## try-tundra
==> flow/design.v <==
`timescale 1ns / 1ns
`timescale 1ns / 1ns
module alu #(
    parameter DATA_WIDTH = 16
) (
    input [DATA_WIDTH-1:0] data_in1,
    data_in2,
    input [1:0] op,
    output reg [DATA_WIDTH-1:0] data_out,
    output [2:0] flag
);
  reg carry;
  wire zero, neg;
  wire [16:0] data_in1_add, data_in2_add;
  assign data_in1_add = data_in1;
  assign data_in2_add = data_in2;
  always @(*) begin
    case (op)
      2'b00: {carry, data_out} = {1'b0, ~(data_in1 | data_in2)};
      2'b01: {carry, data_out} = data_in1_add + data_in2_add;
      2'b10: {carry, data_out} = {1'b0, data_in1};
      2'b11: {carry, data_out} = {1'b0, (data_in2 >> 1)};
    endcase
  end
  assign zero = ~(|data_out);
  assign neg  = data_out[DATA_WIDTH-1];
  assign flag = {zero, neg, carry};
endmodule
`timescale 1ns / 1ns
module register #(
    parameter N = 16
) (
    input clk,
    rst,
    en,
    input [N-1:0] data_in,
    output reg [N-1:0] data_out
);
  always @(posedge clk, negedge rst) begin
    if (!rst) begin
      data_out <= 0;
    end else begin
      if (en) begin
        data_out <= data_in;
      end
    end
  end
endmodule
`timescale 1ns / 1ns
module registerfile #(
    parameter N = 16,
    M = 5
) (
    input clk,
    en,
    input [N-1:0] wr_data,
    input [M-1:0] addr,
    output [N-1:0] rd_data
);
  reg [N-1:0] mem[(2**M)-1:0];
  assign rd_data = (addr == 29) ? 0 : ( (addr == 30) ? 16'h1 : ( (addr == 31) ? 16'hffff : mem[addr]));
  always @(posedge clk) begin
    if (en) begin
      mem[addr] <= wr_data;
    end
  end
endmodule
`timescale 1ns / 1ns
 `timescale 1ns / 1ns
module state (
    input            clk,
    rst,
    input      [2:0] op,
    output reg [3:0] state,
    input      [2:0] flag
);
  reg [3:0] nextstate;
  reg       br;
  always @(*) begin
    case (state)
      4'b0000: begin
        if (op == 3'b000) begin
          nextstate = 4'b0001;
        end else if (op == 3'b001) begin
          nextstate = 4'b0010;
        end else if (op == 3'b010) begin
          nextstate = 4'b0011;
        end else if (op == 3'b011) begin
          nextstate = 4'b1010;
        end else if (op == 3'b100) begin
          nextstate = 4'b0100;
        end else if (op == 3'b101) begin
          nextstate = 4'b0101;
        end else if (op == 3'b110) begin
          nextstate = 4'b1000;
        end else nextstate = 4'b0111;
      end
      4'b0001: begin
        nextstate = 4'b1010;
      end
      4'b0010: nextstate = 4'b1010;
      4'b0011: nextstate = 4'b1010;
      4'b0100: nextstate = 4'b1010;
      4'b0101: nextstate = 4'b0110;
      4'b0110: nextstate = 4'b1010;
      4'b0111: nextstate = 4'b1010;
      4'b1000:
      if (br) nextstate = 4'b1001;
      else nextstate = 4'b1010;
      4'b1001: nextstate = 4'b0000;
      4'b1010: nextstate = 4'b0000;
      default: nextstate = 4'b0000;
    endcase   
  end
  always @(posedge clk, negedge rst) begin
    if (!rst) begin
      state <= 4'b0000;
    end else begin
      state <= nextstate;
    end
  end
  always @(*) begin
    case (op)
      3'h0: br = 0;
      3'h1: br = flag[0];
      3'h2: br = flag[1];
      3'h3: br = flag[1] | flag[0];
      3'h4: br = flag[2];
      3'h5: br = flag[2] | flag[0];
      3'h6: br = flag[2] | flag[1];
      3'h7: br = 1;
      default: br = 0;
    endcase   
  end   
endmodule   
`timescale 1ns / 1ns
 `timescale 1ns / 1ns
module decode (
    input [2:0] op,
    input [3:0] state,
    output reg [13:0] dec
);
  always @(*) begin
    case (state)
      4'b0000: begin
        if (op == 3'b110) begin
          dec = 14'b1_1_x_x_xx_xx_1_0_0_1_0_0;
        end else if (op == 3'b101) begin
          dec = 14'b1_1_x_x_xx_xx_1_0_0_0_0_0;
        end else if (op == 3'b011) begin
          dec = 14'bx_1_0_x_1x_xx_0_0_1_0_0_0;
        end else begin
          dec = 14'bx_1_x_x_xx_xx_0_0_0_1_0_0;
        end
      end
      4'b0001: dec = 14'bx_1_x_1_xx_00_0_1_0_0_1_0;
      4'b0010: dec = 14'bx_1_x_1_xx_01_0_1_0_0_1_0;
      4'b0011: dec = 14'bx_0_x_0_1x_xx_0_1_0_0_0_0;
      4'b0100: dec = 14'bx_0_x_x_xx_xx_0_0_0_0_0_1;
      4'b0101: dec = 14'b1_1_x_0_00_xx_1_1_0_0_0_0;
      4'b0110: dec = 14'b1_1_x_0_01_xx_0_1_0_0_0_0;
      4'b1000: dec = 14'bx_1_1_x_xx_xx_0_0_1_0_0_0;
      4'b1001: dec = 14'b0_1_x_x_xx_xx_1_0_0_0_0_0;
      4'b0111: dec = 14'bx_1_x_1_xx_11_0_1_0_0_1_0;
      4'b1011: dec = 14'bx_1_0_x_xx_xx_0_0_0_0_0_1;
      4'b1010: dec = 14'b1_1_x_x_xx_xx_1_0_0_0_0_0;
      default: dec = 14'b0;
    endcase
  end
endmodule
`timescale 1ns / 1ns
module Temple #(
    parameter ADDR_WIDTH = 16,
    parameter DATA_WIDTH = 16
) (
    input                   clk,
    rst,
    output [ADDR_WIDTH-1:0] addr,
    input  [          15:0] rd_data,
    output [          15:0] wr_data,
    output                  en
);
  wire [15:0] pc_sel_data, acc_sel_data, reg_sel_data, imm_sel_data;
  wire [15:0] pc_out, add_out, acc_out;
  wire [15:0] regfile_out, rf_out, alu_out;
  wire [2:0] flag_out, alu_flag;
  wire pc_sel, acc_sel, reg_sel, addr_sel;
  wire pc_en, acc_en, regfile_en, flag_en, rf_en;
  wire [1:0] imm_sel, alu_op;
  wire [ 2:0] op;
  wire [ 3:0] state;
  wire [13:0] dec;
  wire [ 4:0] regfile_addr;
  wire [ 7:0] half_imm_data;
  assign {pc_sel,addr_sel,reg_sel,acc_sel,imm_sel[1:0],alu_op[1:0],pc_en,acc_en,regfile_en,rf_en,flag_en,en} = dec;
  state statemachine (
      .clk(clk),
      .rst(rst),
      .op(op),
      .state(state),
      .flag(flag_out)
  );
  decode decode (
      .op(op),
      .state(state),
      .dec(dec)
  );
  register PC (
      .clk(clk),
      .rst(rst),
      .en(pc_en),
      .data_in(pc_sel_data),
      .data_out(pc_out)
  );
  register Acc (
      .clk(clk),
      .rst(rst),
      .en(acc_en),
      .data_in(acc_sel_data),
      .data_out(acc_out)
  );
  register #(
      .N(3)
  ) flag (
      .clk(clk),
      .rst(rst),
      .en(flag_en),
      .data_in(alu_flag),
      .data_out(flag_out)
  );
  register regi (
      .clk(clk),
      .rst(rst),
      .en(rf_en),
      .data_in(regfile_out),
      .data_out(rf_out)
  );
  alu alu (
      .data_in1(rf_out),
      .data_in2(acc_out),
      .op(alu_op),
      .data_out(alu_out),
      .flag(alu_flag)
  );
  registerfile regfile (
      .clk(clk),
      .en(regfile_en),
      .wr_data(reg_sel_data),
      .rd_data(regfile_out),
      .addr(regfile_addr)
  );
  assign pc_sel_data = (pc_sel) ? add_out : rf_out;
  assign add_out = pc_out + 16'h1;
  assign acc_sel_data = (acc_sel) ? alu_out : imm_sel_data;
  assign reg_sel_data = (reg_sel) ? add_out : acc_out;
  assign addr = addr_sel ? {pc_out[15:1], 1'b0} : {rf_out[15:1], 1'b0};
  assign wr_data = acc_out;
  assign op = (pc_out[0]) ? rd_data[15:13] : rd_data[7:5];
  assign regfile_addr = (pc_out[0]) ? rd_data[12:8] : rd_data[4:0];
  assign half_imm_data = (pc_out[0]) ? rd_data[15:8] : rd_data[7:0];
  assign imm_sel_data = (imm_sel[1]) ? rd_data[15:0] : ( (imm_sel[0]) ? {half_imm_data, acc_out[7:0]} : {acc_out[15:8], half_imm_data});
endmodule   
==> flow/config.mk <==
export PLATFORM = sky130hd
export DESIGN_NAME = Temple
export DESIGN_NICKNAME = Temple
export VERILOG_FILES = /design/flow/design.v
export SDC_FILE = /design/flow/constraint.sdc
export NUM_CORES = 4
export LEC_CHECK = 0
export ABC_AREA = 1
export CAP_MARGIN = 20
export CORE_MARGIN = 2
export CORE_UTILIZATION = 72
export CTS_CLUSTER_DIAMETER = 384
export CTS_CLUSTER_SIZE = 100
export PLACE_DENSITY = 0.4
export SETUP_SLACK_MARGIN = 0.91
export SLEW_MARGIN = 20
==> flow/constraint.sdc <==
create_clock -name core_clock -period 3.08 [get_ports {clk}]
set_input_delay 0.6160 -clock core_clock [delete_from_list [all_inputs] [get_ports {clk}]]
set_output_delay 0.6160 -clock core_clock [all_outputs]
set_load 0.01 [all_outputs]
run.sh (not shown) runs the stock make flow with config.mk's settings and CLKGATE_MAP_FILE=.
Status: try-tundra FAILED at global routing (5_1_grt) (tool error)
Input-level comparison between try-fjord and try-tundra:
Settings: SETUP_SLACK_MARGIN no longer set, was 0.91; CORE_UTILIZATION now 59, was 72; ABC_AREA no longer set, was 1; CTS_CLUSTER_DIAMETER no longer set, was 384; CTS_CLUSTER_SIZE no longer set, was 100; PLACE_DENSITY no longer set, was 0.4; the clock period (ns, I/O delays scaled along) now 4.75, was 3.08.
### Flow results
Chip area from the yosys synthesis statistics down 390 um^2 in try-fjord wrt try-tundra
Netlist area before placement went down slightly going from try-tundra to try-fjord.
| post-cts sizing count | try-fjord vs try-tundra | 276 lower |
Of try-fjord and try-tundra, try-fjord shows the lower initial standard-cell utilization of the core, with try-tundra above it.
No stage failed in try-fjord, and the final checks on the layout all came back clean.
No final results exist for try-tundra, since it was stopped by error GRT-0232 during global routing (5_1_grt).
When try-fjord is set beside try-tundra, its number of cells in Yosys stat turns out to be 27% smaller.
Number of buffers inserted for hold repair after clock tree synthesis | try-fjord below try-tundra
Inputs modified between try-fjord and try-lagoon:
Settings: swapping 59 for 72 in CORE_UTILIZATION; putting PLACE_DENSITY at 0.6 where nothing was set; putting CTS_CLUSTER_SIZE at 15 where nothing was set; swapping 4.75 for 3.08 in the clock period (ns, I/O delays scaled along).
==> comparison <==
- Although try-lagoon finished all stages, its layout failed final checks on setup timing.
- try-lagoon: synthesis-to-finish area growth is 5.3 points higher than what try-fjord reported.
- Between try-fjord and try-lagoon, the area share of and/or/nand/nor cells after synthesis figures differ only marginally.
- Changes observed in try-lagoon relative to try-fjord: core utilization at floorplan rose 13 points, share of the core filled with cells in the final layout saw an increase, total inserted antenna cells moved up, register area about even.
- Side by side, part of the cycle the worst path needs turned out higher in try-lagoon than in try-fjord.
- try-fjord has higher clock buffer instance count of the final layout than try-lagoon.
- Worst setup path endpoint = PC.data_out[0]: try-lagoon; worst setup path endpoint = addr[3]: try-fjord
- Number of buffers created by CTS shrinks by a few percent when moving from try-fjord to try-lagoon.
### try-lagoon -> try-garnet
Settings: setting SETUP_SLACK_MARGIN to 0.49 for the first time; changing CTS_CLUSTER_SIZE from 15 to 18; removing PLACE_DENSITY (formerly 0.6); changing the clock period (ns, I/O delays scaled along) from 3.08 to 3.17.
Notes after the runs:
try-garnet: aborted in global routing (5_1_grt) (tool error). Against try-lagoon, placed wire-length estimate after detailed placement in try-garnet rose by a few percent. try-garnet against try-lagoon: post-CTS setup buffer count higher, fraction of synthesized cell area in xor and xnor cells roughly the same, number of resized instances in the post-cts repair step higher, global placer's final weighted congestion higher. Number of clock sinks essentially unchanged between try-lagoon and try-garnet.
